Design processor, start of the top module:
module processor
(
	input wire clk_i,
	input wire rst_i,
	input wire stall_i,
	output wire [31:0] addr_o,
	input wire [31:0] data_i,
	output wire [31:0] data_o,
	output wire [3:0] data_w_o,
	output wire [2:0] data_mode_o,
	input wire [7:0] extio_in,
	output wire [7:0] extio_out
);
	wire stall_cpu; wire mwait_cpu; wire irq_cpu; wire irq_ack_cpu; wire exception_cpu; wire data_b_cpu; wire data_h_cpu; wire data_access_cpu;
	wire [31:0] irq_vector_cpu; wire [31:0] inst_addr_cpu; wire [31:0] inst_in_cpu; wire [31:0] data_addr_cpu; wire [31:0] data_in_cpu; wire [31:0] data_out_cpu;
	wire [3:0] data_w_cpu;
	assign data_mode_o = {data_b_cpu,data_h_cpu,data_access_cpu};
	datapath core
	(
		.clock(clk_i),
		.reset(rst_i),
		.stall(stall_cpu),
		.mwait(mwait_cpu),
		.irq_vector(irq_vector_cpu),
		.irq(irq_cpu),
		.irq_ack(irq_ack_cpu),
		.exception(exception_cpu),
		.inst_addr(inst_addr_cpu),
		.inst_in(inst_in_cpu),
		.data_addr(data_addr_cpu),
		.data_in(data_in_cpu),
		.data_out(data_out_cpu),
		.data_w(data_w_cpu),
		.data_b(data_b_cpu),
		.data_h(data_h_cpu),
		.data_access(data_access_cpu)
	);
	interrupt_controller int_control
	(
		.clock(clk_i),
		.reset(rst_i),
		.stall(stall_i),
		.stall_cpu(stall_cpu),
		.mwait_cpu(mwait_cpu),
		.irq_vector_cpu(irq_vector_cpu),
		.irq_cpu(irq_cpu),
		.irq_ack_cpu(irq_ack_cpu),
		.exception_cpu(exception_cpu),
		.inst_addr_cpu(inst_addr_cpu),
		.inst_in_cpu(inst_in_cpu),
		.data_addr_cpu(data_addr_cpu),
		.data_in_cpu(data_in_cpu),
		.data_out_cpu(data_out_cpu),
		.data_w_cpu(data_w_cpu),
		.data_access_cpu(data_access_cpu),
		.addr_mem(addr_o),
		.data_read_mem(data_i),
		.data_write_mem(data_o),
		.data_we_mem(data_w_o),
		.extio_in(extio_in),
		.extio_out(extio_out)
	);
endmodule
Size in the first run: roughly 4800 cells after synthesis, roughly 830 flip-flops, about 120 I/O pins.
clock: 9.79 ns
lec_check: 0
cap_margin: 20
core_margin: 2
core_utilization: 64
cts_cluster_diameter: 32
hold_slack_margin: -0.1
max_routing_layer: met4
setup_slack_margin: 1.98
slew_margin: 20
run.sh (not shown) runs the stock make flow with config.mk's settings and CLKGATE_MAP_FILE=.
The starting point aborted during 5_1_grt, error GRT-0232.
Change:
CORE_UTILIZATION = 44   (was 64)
CTS_CLUSTER_DIAMETER = default   (was 32)
HOLD_SLACK_MARGIN = default   (was -0.1)
MAX_ROUTING_LAYER = default   (was met4)
SETUP_SLACK_MARGIN = default   (was 1.98)
clock period = 8.89 ns   (was 9.79 ns; I/O delays follow)
Outcome: Now the flow ran to the end with violations: setup timing; synthesized area does not change; synthesized cell count stays the same; die area is higher by 45%.
Change:
CORE_UTILIZATION = 40   (was 44)
clock period = 15.4 ns   (was 8.89 ns; I/O delays follow)
With this change the flow completed with no timing, DRC or antenna violations.
Design area falls by a few percent.
Global-route usage shrinks by 3.6 points.
Clock power fell by well over a third.
Change:
CORE_UTILIZATION = 70   (was 40)
MAX_ROUTING_LAYER = met4   (was default)
clock period = 8.72 ns   (was 15.4 ns; I/O delays follow)
Result:
- The new run stopped in 5_1_grt, error GRT-0116
- die size decreases by 42%
- synthesized cell count does not change
- area after synthesis does not change

========
build 2:
Starting RTL as in the previous note.
clock: 4.98 ns
lec_check: 0
abc_area: 1
cap_margin: 0
core_margin: 2
core_utilization: 72
place_density_lb_addon: 0.13
setup_slack_margin: 0.37
slew_margin: 20
Build 2: it failed during global routing (5_1_grt), and the tool reported GRT-0116.
### build 2 -> build 77
--- a/flow/config.mk
+++ b/flow/config.mk
@@ -8,2 +8 @@
-export ABC_AREA = 1
-export CAP_MARGIN = 0
+export CAP_MARGIN = 20
@@ -11,3 +10 @@
-export CORE_UTILIZATION = 72
-export PLACE_DENSITY_LB_ADDON = 0.13
-export SETUP_SLACK_MARGIN = 0.37
+export CORE_UTILIZATION = 9
==> flow/constraint.sdc <==
create_clock -name core_clock -period 16.1 [get_ports {clk_i}]
set_input_delay 3.2200 -clock core_clock [delete_from_list [all_inputs] [get_ports {clk_i}]]
set_output_delay 3.2200 -clock core_clock [all_outputs]
set_load 0.01 [all_outputs]
Findings:
Build 77 has completed all stages; timing, DRC and antenna checks passed.
Summary: synthesized cell area, build 77 better than build 2
Per the comparison of build 77 with build 2, synthesized cell count has decreased; post-synthesis cell type count has increased.
The inputs of build 90 differ from those of build 77 as listed below.
--- a/flow/config.mk
+++ b/flow/config.mk
@@ -10 +10,2 @@
-export CORE_UTILIZATION = 9
+export CORE_UTILIZATION = 48
+export SETUP_SLACK_MARGIN = 1.98
==> flow/constraint.sdc <==
create_clock -name core_clock -period 7.14 [get_ports {clk_i}]
set_input_delay 1.4280 -clock core_clock [delete_from_list [all_inputs] [get_ports {clk_i}]]
set_output_delay 1.4280 -clock core_clock [all_outputs]
set_load 0.01 [all_outputs]
--- outcome ---
The run showing the greater total power is build 90. Portion of the layout cell area used by non-clock buffers is higher on build 90. In the flow results for build 90 and build 77, the worst setup slack is larger on build 77. Build 90 vs build 77 — utilization rose 51 points. Netlist area before placement essentially unchanged between build 90 and build 77. [compare] base=build 77 new=build 90: clock-buffer cell count increased about 6%, total detailed-routing wirelength decreased 3.4%, clock latency reported for the late side of the worst-skew pair decreased 0.05 ns, area of the core decreased 81%. Finished, but not clean: build 90, with negative setup slack.
Edits applied to the flow inputs when going from build 90 to build 29:
--- a/flow/config.mk
+++ b/flow/config.mk
@@ -10,2 +10 @@
-export CORE_UTILIZATION = 48
-export SETUP_SLACK_MARGIN = 1.98
+export CORE_UTILIZATION = 40
==> flow/constraint.sdc <==
create_clock -name core_clock -period 11.9 [get_ports {clk_i}]
set_input_delay 2.3800 -clock core_clock [delete_from_list [all_inputs] [get_ports {clk_i}]]
set_output_delay 2.3800 -clock core_clock [all_outputs]
set_load 0.01 [all_outputs]
--- outcome ---
- Build 29 completed end to end with timing, DRC and antenna clean.
- Build 29 vs. build 90: clock network power share up 2.6 points; via count of the first global-routing pass decreased about 6.5%; overall power -about 45%; setup clock skew after layout +0.0065 ns.
- Build 29 against build 90: met1 usage shows a reduction of 15 points, hold slack went up by 0.014 ns, worst max-slew margin expressed relative to the limit decreased 8.5 points.
## Diff of input files: build 27 against build 29
--- a/flow/config.mk
+++ b/flow/config.mk
@@ -10 +10 @@
-export CORE_UTILIZATION = 40
+export CORE_UTILIZATION = 23
[summary]
Looking at build 27 and build 29, the cell count after synthesis is a wash.
Across both runs, die area was higher for build 27 than for build 29.
Diff build 29 -> build 27: signed area change from the synthesized netlist to the final layout up 3.0 points; utilization down 19 points.
#### Input delta (build 84 over build 27)
--- a/flow/config.mk
+++ b/flow/config.mk
@@ -10 +10,3 @@
-export CORE_UTILIZATION = 23
+export CORE_UTILIZATION = 68
+export CTS_CLUSTER_SIZE = 32
+export SETUP_SLACK_MARGIN = 0.75
==> flow/constraint.sdc <==
create_clock -name core_clock -period 4.41 [get_ports {clk_i}]
set_input_delay 0.8820 -clock core_clock [delete_from_list [all_inputs] [get_ports {clk_i}]]
set_output_delay 0.8820 -clock core_clock [all_outputs]
set_load 0.01 [all_outputs]
[summary]
Build 27 and build 84: one clean run, build 27; the rest did not finish clean.
Build 84 terminated abnormally: global routing (5_1_grt) reported GRT-0116.
Number of instances resized during post-cts repair on build 84 is up relative to build 27.
Build 84 and build 27 ended up with nearly the same maximum number of buffers from clock root to sink.
Number of synthesized register bits: build 84 vs build 27 identical
Build 84 — count of buffers added by post-CTS timing repair for setup 81 higher, build 27 as reference
Height of the chip, build 84 and build 27: higher on build 27
Compared to build 27, build 84 was floorplanned on a smaller die.
Compared with build 27, build 84 shows final HPWL from detailed placement that has gone up by a few percent.
On pre-CTS worst setup slack, the lower figure sits with build 84, not build 27.

========
north:
processor again, from the RTL that the note above started with.
clock: 6.61 ns
lec_check: 0
cap_margin: 20
core_margin: 2
core_utilization: 61
cts_cluster_diameter: 33
gpl_routability_driven: 1
max_routing_layer: met5
min_routing_layer: met1
place_density: 0.62
setup_slack_margin: 1.72
slew_margin: 20
tns_end_percent: 10
No final results exist for north, since it was stopped by error GRT-0232 during global routing (5_1_grt).
Modified inputs, south compared to north
- removing PLACE_DENSITY (formerly 0.62)
- removing MAX_ROUTING_LAYER (formerly met5)
- removing TNS_END_PERCENT (formerly 10)
- removing MIN_ROUTING_LAYER (formerly met1)
- setting CTS_CLUSTER_SIZE to 99 for the first time
- removing GPL_ROUTABILITY_DRIVEN (formerly 1)
- changing CORE_UTILIZATION from 61 to 57
- removing SETUP_SLACK_MARGIN (formerly 1.72)
- removing CTS_CLUSTER_DIAMETER (formerly 33)
- changing the clock period (ns, I/O delays scaled along) from 6.61 to 7.07
### Flow results
south: complete, dirty (negative setup slack)
Re number of rows created at floorplan: south is about 3.7% up on north.
Number of placed instances, taps included for south: 0.87% up relative to north
On die size, south does worse than north.
south vs north — width of the die rose about 3.4%.
The higher number of gates resized after cts of south and north is in south.
The total placed instance area of north and that of south are within noise of each other.
Cmp south vs north: number of levels the H-tree was split into lower in south
Taking north as the reference point, the half-perimeter wire length after detailed placement of south falls by about 5.3%.
Looking at number of buffers inserted by post-CTS setup repair across south and north, the one that comes out lower is south.
What east does differently from south at the input level:
- MAX_ROUTING_LAYER: unset -> met4
- CTS_CLUSTER_SIZE: 99 -> unset
- CORE_UTILIZATION: 57 -> 66
- the clock period (ns, I/O delays scaled along): 7.07 -> 8.5
## What came out
- Going from south to east, initial cell density of the core +9.1 points; placeable core region now smaller; post-synthesis share of cell area spent on full adders, half adders and majority gates held.
- Across south and east, no clean finish was achieved.
Edits applied to the flow inputs when going from east to west:
- setting SETUP_SLACK_MARGIN to 1.9 for the first time
- removing MAX_ROUTING_LAYER (formerly met4)
- changing CORE_UTILIZATION from 66 to 48
- changing the clock period (ns, I/O delays scaled along) from 8.5 to 7.13
[summary]
Comparing east against west, there is no change at all in buffer levels on the longest clock path. Per the comparison of west with east, area after synthesis comparable; overall die area now larger; vertical extent of the die now larger. Worst slack at placement: west vs east down 0.27 ns. west: flow complete, layout not clean; failing: max-capacitance violations, max-slew violations, negative setup slack. On number of placement rows: west sits above east.
--- input diff west..middle ---
- CORE_UTILIZATION now 61, was 48
- SETUP_SLACK_MARGIN now 1.98, was 1.9
- CTS_CLUSTER_DIAMETER now 32, previously not set
- the clock period (ns, I/O delays scaled along) now 9.79, was 7.13
## What came out
The final report for middle shows a completed flow and a layout that fails verification, specifically max-capacitance violations, max-slew violations, negative setup slack.
west: complete, dirty (max-capacitance violations, max-slew violations, negative setup slack)
When the final numbers for middle and west were put side by side, the required arrival time at the worst endpoint turned out to be greater in middle.
Going from west to middle, the post-layout instance area was found to have gone down by about 5%.
Compared with west, middle shows a hold slack that is 0.024 ns higher.
Power is estimated from default activity; no workload was simulated.
